==> flow/design.v <==
module mapper #(
    parameter DIM4_WIDTH = 8,  
    parameter DIM3_WIDTH = 8, 
    parameter DIM2_WIDTH = 8,  
    parameter DIM1_WIDTH = 8,
    parameter IDX4_WIDTH = 8,  
    parameter IDX3_WIDTH = 8, 
    parameter IDX2_WIDTH = 8,  
    parameter IDX1_WIDTH = 8,
    parameter ROW_MAJOR = 1,   
    parameter ADDR_WIDTH = 32 
)( 
    input  logic                        clk,            
    input  logic                        rst,            
    input  logic [DIM4_WIDTH - 1:0]     dim4, 
    input  logic [DIM3_WIDTH - 1:0]     dim3, 
    input  logic [DIM2_WIDTH - 1:0]     dim2,
    input  logic [DIM1_WIDTH - 1:0]     dim1,
    input  logic [IDX4_WIDTH - 1:0]     idx4,
    input  logic [IDX3_WIDTH - 1:0]     idx3, 
    input  logic [IDX2_WIDTH - 1:0]     idx2,
    input  logic [IDX1_WIDTH - 1:0]     idx1,
    input  logic [ADDR_WIDTH - 1:0]     base_addr,
    output logic [ADDR_WIDTH - 1:0]     addr
);
    logic [ADDR_WIDTH - 1:0] mult1_result, mult2_result, mult3_result;
    logic [ADDR_WIDTH - 1:0] dim3_dim2_dim1, dim2_dim1;
    logic [ADDR_WIDTH - 1:0] addr_temp;
    generate
        if (ROW_MAJOR) begin : row_major_block
            always_ff @(posedge clk or posedge rst) begin
                if (rst) begin
                    dim2_dim1 <= '0;
                    dim3_dim2_dim1 <= '0;
                end else begin
                    dim2_dim1 <= dim2 * dim1;
                    dim3_dim2_dim1 <= dim3 * dim2 * dim1;
                end
            end
            always_ff @(posedge clk or posedge rst) begin
                if (rst) begin
                    mult1_result <= '0;
                    mult2_result <= '0;
                    mult3_result <= '0;
                end else begin
                    mult1_result <= idx4 * dim3_dim2_dim1;
                    mult2_result <= idx3 * dim2_dim1;
                    mult3_result <= idx2 * dim1;
                end
            end
            always_ff @(posedge clk or posedge rst) begin
                if (rst) begin
                    addr_temp <= '0;
                end else begin
                    addr_temp <= base_addr + mult1_result + mult2_result + mult3_result + idx1;
                end
            end
        end else begin : column_major_block
            always_ff @(posedge clk or posedge rst) begin
                if (rst) begin
                    dim2_dim1 <= '0;
                    dim3_dim2_dim1 <= '0;
                end else begin
                    dim2_dim1 <= dim2 * dim1;
                    dim3_dim2_dim1 <= dim3 * dim2 * dim1;
                end
            end
            always_ff @(posedge clk or posedge rst) begin
                if (rst) begin
                    mult1_result <= '0;
                    mult2_result <= '0;
                    mult3_result <= '0;
                end else begin
                    mult1_result <= idx4 * dim3_dim2_dim1;
                    mult2_result <= idx3 * dim2_dim1;
                    mult3_result <= idx1 * dim2;
                end
            end
            always_ff @(posedge clk or posedge rst) begin
                if (rst) begin
                    addr_temp <= '0;
                end else begin
                    addr_temp <= base_addr + mult1_result + mult2_result + mult3_result + idx2;
                end
            end
        end
    endgenerate
    assign addr = addr_temp;
endmodule
==> flow/config.mk <==
export PLATFORM = sky130hd
export DESIGN_NAME = mapper
export DESIGN_NICKNAME = mapper
export VERILOG_FILES = /design/flow/design.v
export SDC_FILE = /design/flow/constraint.sdc
export NUM_CORES = 4
export LEC_CHECK = 0
export CAP_MARGIN = 25
export CELL_PAD_IN_SITES_GLOBAL_PLACEMENT = 2
export CORE_ASPECT_RATIO = 1.75
export CORE_MARGIN = 2
export CORE_UTILIZATION = 40
export CTS_CLUSTER_SIZE = 54
export GPL_ROUTABILITY_DRIVEN = 0
export GPL_TIMING_DRIVEN = 0
export MAX_ROUTING_LAYER = met4
export PLACE_DENSITY_LB_ADDON = 0.23
export SLEW_MARGIN = 20
export TNS_END_PERCENT = 20
==> flow/constraint.sdc <==
create_clock -name core_clock -period 12.0 [get_ports {clk}]
set_input_delay 2.4000 -clock core_clock [delete_from_list [all_inputs] [get_ports {clk}]]
set_output_delay 2.4000 -clock core_clock [all_outputs]
set_load 0.01 [all_outputs]
run.sh (not shown) runs the stock make flow with config.mk's settings and CLKGATE_MAP_FILE=.
The starting point went through all stages and came out clean.
Then changed:
==> flow/config.mk (replaced) <==
export PLATFORM = sky130hd
export DESIGN_NAME = mapper
export DESIGN_NICKNAME = mapper
export VERILOG_FILES = /design/flow/design.v
export SDC_FILE = /design/flow/constraint.sdc
export NUM_CORES = 4
export LEC_CHECK = 0
export ABC_AREA = 0
export CAP_MARGIN = 20
export CORE_MARGIN = 7
export CORE_UTILIZATION = 59
export CTS_CLUSTER_DIAMETER = 361
export CTS_CLUSTER_SIZE = 99
export HOLD_SLACK_MARGIN = -0.03
export MAX_ROUTING_LAYER = met4
export PLACE_DENSITY = 0.83
export SLEW_MARGIN = 20
export TNS_END_PERCENT = 15
Clock skew drops by 0.0046 ns.
Wire length drops by 21%.
Synthesized cell count stays the same.
Via count climbs by 1.2%.
Global-route usage climbs by 1.3 points.
Then changed:
==> flow/config.mk (replaced) <==
export PLATFORM = sky130hd
export DESIGN_NAME = mapper
export DESIGN_NICKNAME = mapper
export VERILOG_FILES = /design/flow/design.v
export SDC_FILE = /design/flow/constraint.sdc
export NUM_CORES = 4
export LEC_CHECK = 0
export CAP_MARGIN = 20
export CORE_MARGIN = 2
export CORE_UTILIZATION = 40
export PLACE_DENSITY_LB_ADDON = 0.23
export SLEW_MARGIN = 20
export TNS_END_PERCENT = 50
The new run passed the timing, DRC and antenna checks.
Flip-flop count stays the same.
Worst setup slack is about the same.
Cell count is higher by a little under a tenth.

Starts from the design.v that is shown in full above.
==> flow/config.mk <==
export PLATFORM = sky130hd
export DESIGN_NAME = mapper
export DESIGN_NICKNAME = mapper
export VERILOG_FILES = /design/flow/design.v
export SDC_FILE = /design/flow/constraint.sdc
export NUM_CORES = 4
export LEC_CHECK = 0
export CAP_MARGIN = 25
export CELL_PAD_IN_SITES_GLOBAL_PLACEMENT = 2
export CORE_ASPECT_RATIO = 1.75
export CORE_MARGIN = 2
export CORE_UTILIZATION = 40
export GPL_ROUTABILITY_DRIVEN = 0
export GPL_TIMING_DRIVEN = 0
export MAX_ROUTING_LAYER = met4
export PLACE_DENSITY_LB_ADDON = 0.23
export SLEW_MARGIN = 30
export TNS_END_PERCENT = 50
==> flow/constraint.sdc <==
create_clock -name core_clock -period 12.0 [get_ports {clk}]
set_input_delay 2.4000 -clock core_clock [delete_from_list [all_inputs] [get_ports {clk}]]
set_output_delay 2.4000 -clock core_clock [all_outputs]
set_load 0.01 [all_outputs]
The baseline completed with no timing, DRC or antenna violations.
Then changed:
ABC_AREA = 0   (was not set)
CAP_MARGIN = 20   (was 25)
CELL_PAD_IN_SITES_GLOBAL_PLACEMENT = not set   (was 2)
CORE_ASPECT_RATIO = not set   (was 1.75)
CTS_CLUSTER_DIAMETER = 80   (was not set)
CTS_CLUSTER_SIZE = 11   (was not set)
GPL_ROUTABILITY_DRIVEN = not set   (was 0)
GPL_TIMING_DRIVEN = not set   (was 0)
PLACE_DENSITY = 0.83   (was not set)
PLACE_DENSITY_LB_ADDON = not set   (was 0.23)
SLEW_MARGIN = 20   (was 30)
TNS_END_PERCENT = not set   (was 50)
Design area came out lower by 0.59%.
Cell count came out lower by 2.0%.
Flip-flop count stays the same.
Maximum frequency came out higher by 5.2%.
Utilization came out lower by 0.39 points.
Die size stays flat.
Wire length came out lower by 21%.
Global-route usage came out lower by 4.8 points.
Non-clock buffer count came out lower by 62.
Then changed:
CORE_UTILIZATION = 59   (was 40)
CTS_CLUSTER_DIAMETER = 171   (was 80)
CTS_CLUSTER_SIZE = 99   (was 11)
PLACE_DENSITY = 0.43   (was 0.83)
TNS_END_PERCENT = 5   (was not set)
After rerunning:
- hold slack improved by 58 ps
- critical path depth came out lower by 1
- first-iteration DRC count is lower by 1.2%
- clock-buffer cell count stays the same
- die area fell by 32%
- via count is lower by 1.6%
- wire length is about the same
- worst setup slack got worse by 39 ps
- utilization increases by 21 points
Then changed:
ABC_AREA = not set   (was 0)
CORE_ASPECT_RATIO = 1.42   (was not set)
CORE_MARGIN = 7   (was 2)
CORE_UTILIZATION = 56   (was 59)
CTS_CLUSTER_DIAMETER = 182   (was 171)
CTS_CLUSTER_SIZE = 97   (was 99)
MAX_ROUTING_LAYER = not set   (was met4)
PLACE_DENSITY = 0.41   (was 0.43)
SETUP_SLACK_MARGIN = -1.19   (was not set)
The changed run finished with timing, DRC and antenna clean.
Via count is about the same.
Die size rose by 15%.
Register-to-register slack barely changes.
Routed wire length goes up by 3.0%.
Worst hold slack is worse by 62 ps.
Maximum frequency came out lower by 0.96%.
Cell area hardly moves.
Core utilization falls by 3.2 points.
Synthesized cell count does not change.
Setup slack is worse by 110 ps.

RTL: the design.v shown in full above, as it stands there.
export LEC_CHECK = 0
export CAP_MARGIN = 20
export CORE_MARGIN = 2
export CORE_UTILIZATION = 65
export MAX_ROUTING_LAYER = met4
export SETUP_SLACK_MARGIN = 2.13
export SLEW_MARGIN = 20
export TNS_END_PERCENT = 5
create_clock -name core_clock -period 7.96 [get_ports {clk}]
The first run reached the layout checks and failed them: negative setup slack.
Edit:
- CORE_UTILIZATION: 65 -> 61
- CTS_CLUSTER_SIZE: default -> 100
- MAX_ROUTING_LAYER: met4 -> default
- SETUP_SLACK_MARGIN: 2.13 -> default
- TNS_END_PERCENT: 5 -> default
- clock period: 7.96 -> 18.4 ns (I/O delays scaled with it)
What happened:
- This time the run went through all stages and came out clean
- core utilization fell by 9.0 points
- setup slack is better by 6.9 ns
- die area rose by a few percent
Edit:
- CORE_UTILIZATION: 61 -> 40
- CTS_CLUSTER_SIZE: 100 -> default
- clock period: 18.4 -> 11.2 ns (I/O delays scaled with it)
=>
- The new run produced a clean layout
- setup slack degrades by 5.6 ns
- final cell count increases by 8.5%
- cell area increases by 1.4%
Edit:
- clock period: 11.2 -> 12.0 ns (I/O delays scaled with it)
The changed run finished with timing, DRC and antenna clean.
Clock-buffer cell count stays the same.
Setup slack improved by 0.29 ns.
Flip-flop count is unchanged.
Design area came out lower by 0.55%.
Routed wire length stays flat.
Global-route usage hardly moves.
Synthesized cell count does not change.
Die area does not change.
Final cell count went down by 0.48%.
Sequential share of layout area stays flat.

## P
Starts from the design.v that is shown in full above.
clock: 9.8 ns
lec_check: 0
abc_area: 1
cap_margin: 10
core_margin: 2
core_utilization: 72
cts_cluster_diameter: 221
cts_cluster_size: 73
setup_slack_margin: 1.33
slew_margin: 20
Edits applied to the flow inputs when going from P to Q:
Settings: ABC_AREA: 1 -> unset; CTS_CLUSTER_SIZE: 73 -> unset; CTS_CLUSTER_DIAMETER: 221 -> unset; CAP_MARGIN: 10 -> 0; SETUP_SLACK_MARGIN: 1.33 -> unset; the clock period (ns, I/O delays scaled along): 9.8 -> 6.22.
--- outcome ---
Compared Q vs P, and average routed wire per standard cell is up in Q. In the final design statistics, Q uses fewer standard cells in total than P. Delta (Q minus P): final non-filler cell area fell by 380 µm²; total negative slack for setup checks fell by 25,000 ps; area growth from synthesis to final layout rose by 9.0 points; detailed placer's ending HPWL fell by about 11%; worst hold slack fell by 18 ps. [compare] base=P new=Q: mux cell area share after synthesis saw little to no change. Of P and Q, only P finishes the flow clean.
Edits applied to the flow inputs when going from Q to R:
Settings: an added CORE_ASPECT_RATIO of 0.91; an added ABC_AREA of 1; an added TNS_END_PERCENT of 40; an added PLACE_DENSITY of 0.37; an added SETUP_SLACK_MARGIN of 0.83; an added CTS_CLUSTER_DIAMETER of 400; an added CTS_CLUSTER_SIZE of 10; an added HOLD_SLACK_MARGIN of 0.3; a change of CAP_MARGIN from 0 to 20.
Results
R finished every stage; the final checks, however, were not passed, the failures being negative setup slack.
R vs Q: final design area excluding fillers up by a few percent
Q -> R: sequential cell count delta 0, exact match
Compared with Q, placement density in the core of R is lower.
R vs Q: routed length on met3 up
Taking Q as the reference, in R net count of the finished layout increased by 997 relative to the old numbers; relative slew slack higher.
Compared with Q, R has extra setup slack.
The inputs of S differ from those of R as listed below.
Settings: removing PLACE_DENSITY (formerly 0.37); changing CTS_CLUSTER_SIZE from 10 to 92; changing ABC_AREA from 1 to 0; setting PLACE_DENSITY_LB_ADDON to 0.0 for the first time.
--- outcome ---
S finished all stages; layout check result: FAIL, due to negative setup slack.
Compared with R, S ends up with a smaller final cell area.
There was hardly any difference in source-to-sink clock delay at the later pin of the worst-skew pair between S and R.
R and S ended up with roughly the same clock skew.
In the reports for S and R, the larger number of vias per cell belongs to S.
On multi-input combinational cell count, the lower figure sits with S, not R.
## Diff of input files: T against S
Settings: removing ABC_AREA (formerly 0); removing TNS_END_PERCENT (formerly 40); changing CORE_UTILIZATION from 72 to 71; removing CTS_CLUSTER_DIAMETER (formerly 400); removing SETUP_SLACK_MARGIN (formerly 0.83); removing HOLD_SLACK_MARGIN (formerly 0.3); changing CTS_CLUSTER_SIZE from 92 to 39; removing CORE_ASPECT_RATIO (formerly 0.91); removing PLACE_DENSITY_LB_ADDON (formerly 0.0); changing the clock period (ns, I/O delays scaled along) from 6.22 to 8.09.
==> comparison <==
- The final report for T shows a completed flow and a layout that fails verification, specifically negative setup slack.
- [compare] base=S new=T: met3 wirelength from detailed routing has decreased; met3 track utilization from global routing now larger; clock skew stayed essentially flat.
- Number of fillers in the final layout was lower in S than in T.
- T vs S: worst endpoint required time up in T
- In the flow results for T and S, the final setup violation count is larger on S.
- NOTE routed wire length S->T decreased by more than 10%

RTL: the design.v shown in full above, as it stands there.
Settings: LEC_CHECK=0, CAP_MARGIN=20, CORE_ASPECT_RATIO=0.91, CORE_MARGIN=2, CORE_UTILIZATION=72, CTS_CLUSTER_DIAMETER=400, CTS_CLUSTER_SIZE=10, PLACE_DENSITY=0.37, SLEW_MARGIN=20, TNS_END_PERCENT=40; clock period 6.22 ns.
The first run produced a layout that fails on negative setup slack.
Next try:
- CORE_ASPECT_RATIO: 0.91 -> not set
- CTS_CLUSTER_DIAMETER: 400 -> not set
- CTS_CLUSTER_SIZE: 10 -> not set
- PLACE_DENSITY: 0.37 -> not set
- PLACE_DENSITY_LB_ADDON: not set -> 0.26
- TNS_END_PERCENT: 40 -> not set
- clock period: 6.22 -> 8.04 ns (I/O delays scaled with it)
The new run finished but fails on negative setup slack.
Clock-buffer cell count is unchanged.
Cell area fell by 2.7%.
Routed wire length fell by 6.3%.
Next try:
- CORE_UTILIZATION: 72 -> 40
- PLACE_DENSITY_LB_ADDON: 0.26 -> not set
- SETUP_SLACK_MARGIN: not set -> 2.61
- clock period: 8.04 -> 11.2 ns (I/O delays scaled with it)
=> With this change the flow produced a clean layout; non-clock buffer count went down by 79; die size went up by 78%; clock-buffer cell count went up by 2; setup slack improved by 2600 ps.
Next try:
- CORE_UTILIZATION: 40 -> 65
- CTS_CLUSTER_DIAMETER: not set -> 343
- CTS_CLUSTER_SIZE: not set -> 35
- SETUP_SLACK_MARGIN: 2.61 -> not set
- clock period: 11.2 -> 9.23 ns (I/O delays scaled with it)
=> Die size came out lower by 38%. Sequential share of layout area came out higher by 0.20 points. Worst hold slack loses 4.2 ps. Non-clock buffer count came out higher by 57. Cell count came out lower by 7.5%. Setup slack loses 1800 ps. Core utilization came out higher by 28 points. Cell area came out lower by 1.7%. Routed wire length came out lower by 3.3%. Via count came out higher by 3.0%.
Next try:
- CAP_MARGIN: 20 -> 5
- CORE_UTILIZATION: 65 -> 72
- HOLD_SLACK_MARGIN: not set -> 0.3
- SETUP_SLACK_MARGIN: not set -> -0.58
- clock period: 9.23 -> 6.25 ns (I/O delays scaled with it)
=> This time the run reached the layout checks and failed them: negative setup slack. Wire length climbs by 17%. Cell area is higher by 4.4%. Count of clock-buffer cells in the layout goes up by 3.
Next try:
- CAP_MARGIN: 5 -> 20
- CORE_UTILIZATION: 72 -> 58
- CTS_CLUSTER_DIAMETER: 343 -> not set
- CTS_CLUSTER_SIZE: 35 -> not set
- HOLD_SLACK_MARGIN: 0.3 -> not set
- SETUP_SLACK_MARGIN: -0.58 -> not set
- clock period: 6.25 -> 6.22 ns (I/O delays scaled with it)
Result:
- The new run ran to the end with violations: negative setup slack
- worst setup slack gains 150 ps
- global-route usage falls by 8.8 points
